// reuleaux
module reuleaux(input logic clk, input logic rst_n, input logic [2:0] colour,
                input logic [7:0] centre_x, input logic [6:0] centre_y, input logic [7:0] diameter,
                input logic start, output logic done,
                output logic [7:0] vga_x, output logic [6:0] vga_y,
                output logic [2:0] vga_colour, output logic vga_plot);
clock: 25.4 ns
lec_check: 0
abc_area: 1
cap_margin: 20
core_aspect_ratio: 0.92
core_margin: 8
core_utilization: 72
cts_cluster_diameter: 50
cts_cluster_size: 10
max_routing_layer: met4
place_density_lb_addon: 0.2
setup_slack_margin: 5.0
slew_margin: 20
run.sh (not shown) runs the stock make flow with config.mk's settings and CLKGATE_MAP_FILE=.
The starting point died in global routing (5_1_grt) on GRT-0232.
Change:
- ABC_AREA: 1 -> default
- CORE_ASPECT_RATIO: 0.92 -> default
- CORE_MARGIN: 8 -> 2
- CORE_UTILIZATION: 72 -> 40
- CTS_CLUSTER_DIAMETER: 50 -> default
- CTS_CLUSTER_SIZE: 10 -> default
- MAX_ROUTING_LAYER: met4 -> default
- PLACE_DENSITY_LB_ADDON: 0.2 -> default
- SETUP_SLACK_MARGIN: 5.0 -> default
- clock period: 25.4 -> 33.4 ns (I/O delays scaled with it)
Outcome:
- With this change the flow finished with timing, DRC and antenna clean
- die size is higher by 55%
- area after synthesis decreases by 3.2%
- synthesized cell count went down by 21%
Change:
- CORE_UTILIZATION: 40 -> 66
- SETUP_SLACK_MARGIN: default -> -0.53
- clock period: 33.4 -> 24.4 ns (I/O delays scaled with it)
Result:
- This time the run completed, yet does not pass: negative setup slack
- wire length grows by 22%
- register-to-register slack gets worse by 9600 ps
- final cell count grows by about 5.6%
- global-route usage grows by 22 points
- first-iteration DRC count grows by about 90%
- final area grows by 18%
- clock skew shrinks by 5.2 ps
- count of clock-buffer cells in the layout does not change
- critical path depth grows by 10
- setup slack gets worse by 3800 ps
Change:
- ABC_AREA: default -> 1
- CTS_CLUSTER_DIAMETER: default -> 341
- SETUP_SLACK_MARGIN: -0.53 -> 5.0
- TNS_END_PERCENT: default -> 5
- clock period: 24.4 -> 18.5 ns (I/O delays scaled with it)
Effect:
- The new run completed and failed the layout checks on negative setup slack
- final cell count went up by 22%
- wire length shrinks by about 2.8%
- global-route usage went down by 2.1 points
- register-to-register slack gets worse by 5500 ps
- non-clock buffer count increases by 10
- worst setup slack degrades by 1900 ps
- core utilization came out lower by 0.43 points
- sequential share of layout area is lower by 0.35 points
- final area increases by about 2.5%
- synthesized area increases by about 3.3%
Change:
- CORE_UTILIZATION: 66 -> 72
- CTS_CLUSTER_DIAMETER: 341 -> default
- SETUP_SLACK_MARGIN: 5.0 -> default
- TNS_END_PERCENT: 5 -> default
- clock period: 18.5 -> 35.2 ns (I/O delays scaled with it)
Outcome:
- Now the flow passed the timing, DRC and antenna checks
- cell area decreases by 18%
- core utilization goes down by 9.8 points
- wire length went down by 16%
- die size goes down by 8.2%
- clock skew is about the same
- flip-flop count stays the same
- cell count shrinks by 13%
- clock-buffer cell count goes down by 4
- worst setup slack improves by 6500 ps
- worst hold slack improved by 9.1 ps
Change:
- ABC_AREA: 1 -> default
- CORE_UTILIZATION: 72 -> 40
- SETUP_SLACK_MARGIN: default -> 5.0
- clock period: 35.2 -> 33.4 ns (I/O delays scaled with it)
What happened: The changed run completed without violations; die size climbs by well over a third; routed wire length climbs by a little under a tenth; worst hold slack barely changes.

* * *

Starting RTL as in the previous note.
Settings: LEC_CHECK=0, ABC_AREA=1, CAP_MARGIN=20, CORE_MARGIN=2, CORE_UTILIZATION=72, CTS_CLUSTER_DIAMETER=341, PLACE_DENSITY_LB_ADDON=0.2, SETUP_SLACK_MARGIN=5.0, SLEW_MARGIN=20, TNS_END_PERCENT=5; clock period 18.5 ns.
The first run never finished: it broke off in global routing (5_1_grt).
Rerun with:
--- a/flow/config.mk
+++ b/flow/config.mk
@@ -9,8 +9,6 @@
 export CAP_MARGIN = 20
 export CORE_MARGIN = 2
-export CORE_UTILIZATION = 72
+export CORE_UTILIZATION = 66
 export CTS_CLUSTER_DIAMETER = 341
-export PLACE_DENSITY_LB_ADDON = 0.2
-export SETUP_SLACK_MARGIN = 5.0
+export SETUP_SLACK_MARGIN = -0.57
 export SLEW_MARGIN = 20
-export TNS_END_PERCENT = 5
==> flow/constraint.sdc (replaced) <==
create_clock -name core_clock -period 24.4 [get_ports {clk}]
set_input_delay 4.8800 -clock core_clock [delete_from_list [all_inputs] [get_ports {clk}]]
set_output_delay 4.8800 -clock core_clock [all_outputs]
set_load 0.01 [all_outputs]
With this change the flow finished with setup timing left.
Synthesized area is unchanged.
Die area is higher by 8.9%.
Synthesized cell count stays the same.
Rerun with:
==> flow/config.mk (replaced) <==
export PLATFORM = sky130hd
export DESIGN_NAME = reuleaux
export DESIGN_NICKNAME = reuleaux
export VERILOG_FILES = /design/flow/design.v
export SDC_FILE = /design/flow/constraint.sdc
export NUM_CORES = 4
export LEC_CHECK = 0
export CAP_MARGIN = 20
export CORE_MARGIN = 2
export CORE_UTILIZATION = 35
export SLEW_MARGIN = 20
==> flow/constraint.sdc (replaced) <==
create_clock -name core_clock -period 33.4 [get_ports {clk}]
set_input_delay 6.6800 -clock core_clock [delete_from_list [all_inputs] [get_ports {clk}]]
set_output_delay 6.6800 -clock core_clock [all_outputs]
set_load 0.01 [all_outputs]
With this change the flow finished clean.
Routed wire length falls by about 9%.
Register-to-register slack improves by 9.2 ns.
Die size rises by 81%.
Setup slack improves by 2.1 ns.
Critical path depth falls by 37.
Worst hold slack degrades by 0.0035 ns.
Via count falls by 22%.
Non-clock buffer count falls by 592.
Rerun with:
--- a/flow/config.mk
+++ b/flow/config.mk
@@ -8,4 +8,5 @@
 export CAP_MARGIN = 20
 export CORE_MARGIN = 2
-export CORE_UTILIZATION = 35
+export CORE_UTILIZATION = 61
+export SETUP_SLACK_MARGIN = 5.0
 export SLEW_MARGIN = 20
==> flow/constraint.sdc (replaced) <==
create_clock -name core_clock -period 18.7 [get_ports {clk}]
set_input_delay 3.7400 -clock core_clock [delete_from_list [all_inputs] [get_ports {clk}]]
set_output_delay 3.7400 -clock core_clock [all_outputs]
set_load 0.01 [all_outputs]
What happened: With this change the flow completed and failed the layout checks on setup timing. Global-route usage went up by 24 points. Utilization increases by 44 points. Clock-buffer cell count does not change. Synthesized cell count stays the same. Final cell count came out higher by 5.2%. Die area decreases by 42%. Wire length climbs by 24%. Cell area increases by 22%. Worst hold slack improves by 0.0066 ns.
Rerun with:
--- a/flow/config.mk
+++ b/flow/config.mk
@@ -8,5 +8,4 @@
 export CAP_MARGIN = 20
 export CORE_MARGIN = 2
-export CORE_UTILIZATION = 61
-export SETUP_SLACK_MARGIN = 5.0
+export CORE_UTILIZATION = 40
 export SLEW_MARGIN = 20
==> flow/constraint.sdc (replaced) <==
create_clock -name core_clock -period 34.0 [get_ports {clk}]
set_input_delay 6.8000 -clock core_clock [delete_from_list [all_inputs] [get_ports {clk}]]
set_output_delay 6.8000 -clock core_clock [all_outputs]
set_load 0.01 [all_outputs]
What happened: The changed run passed the timing, DRC and antenna checks; die size went up by 51%; routed wire length went down by 21%; clock-buffer cell count went down by 1; first-iteration DRC count went down by 44%; clock skew went down by 0.0092 ns.
Rerun with:
--- a/flow/config.mk
+++ b/flow/config.mk
@@ -6,6 +6,11 @@
 export NUM_CORES = 4
 export LEC_CHECK = 0
+export ABC_AREA = 0
 export CAP_MARGIN = 20
-export CORE_MARGIN = 2
+export CORE_MARGIN = 10
 export CORE_UTILIZATION = 40
+export CTS_CLUSTER_DIAMETER = 324
+export CTS_CLUSTER_SIZE = 99
+export SETUP_SLACK_MARGIN = -0.55
 export SLEW_MARGIN = 20
+export TNS_END_PERCENT = 5
After rerunning: Die size rose by 12%; worst hold slack stays flat; via count rose by 0.86%; cell count shrinks by 0.37%; area after synthesis stays the same; utilization shrinks by 0.37 points; non-clock buffer count falls by 18; routed wire length went up by 2.4%.
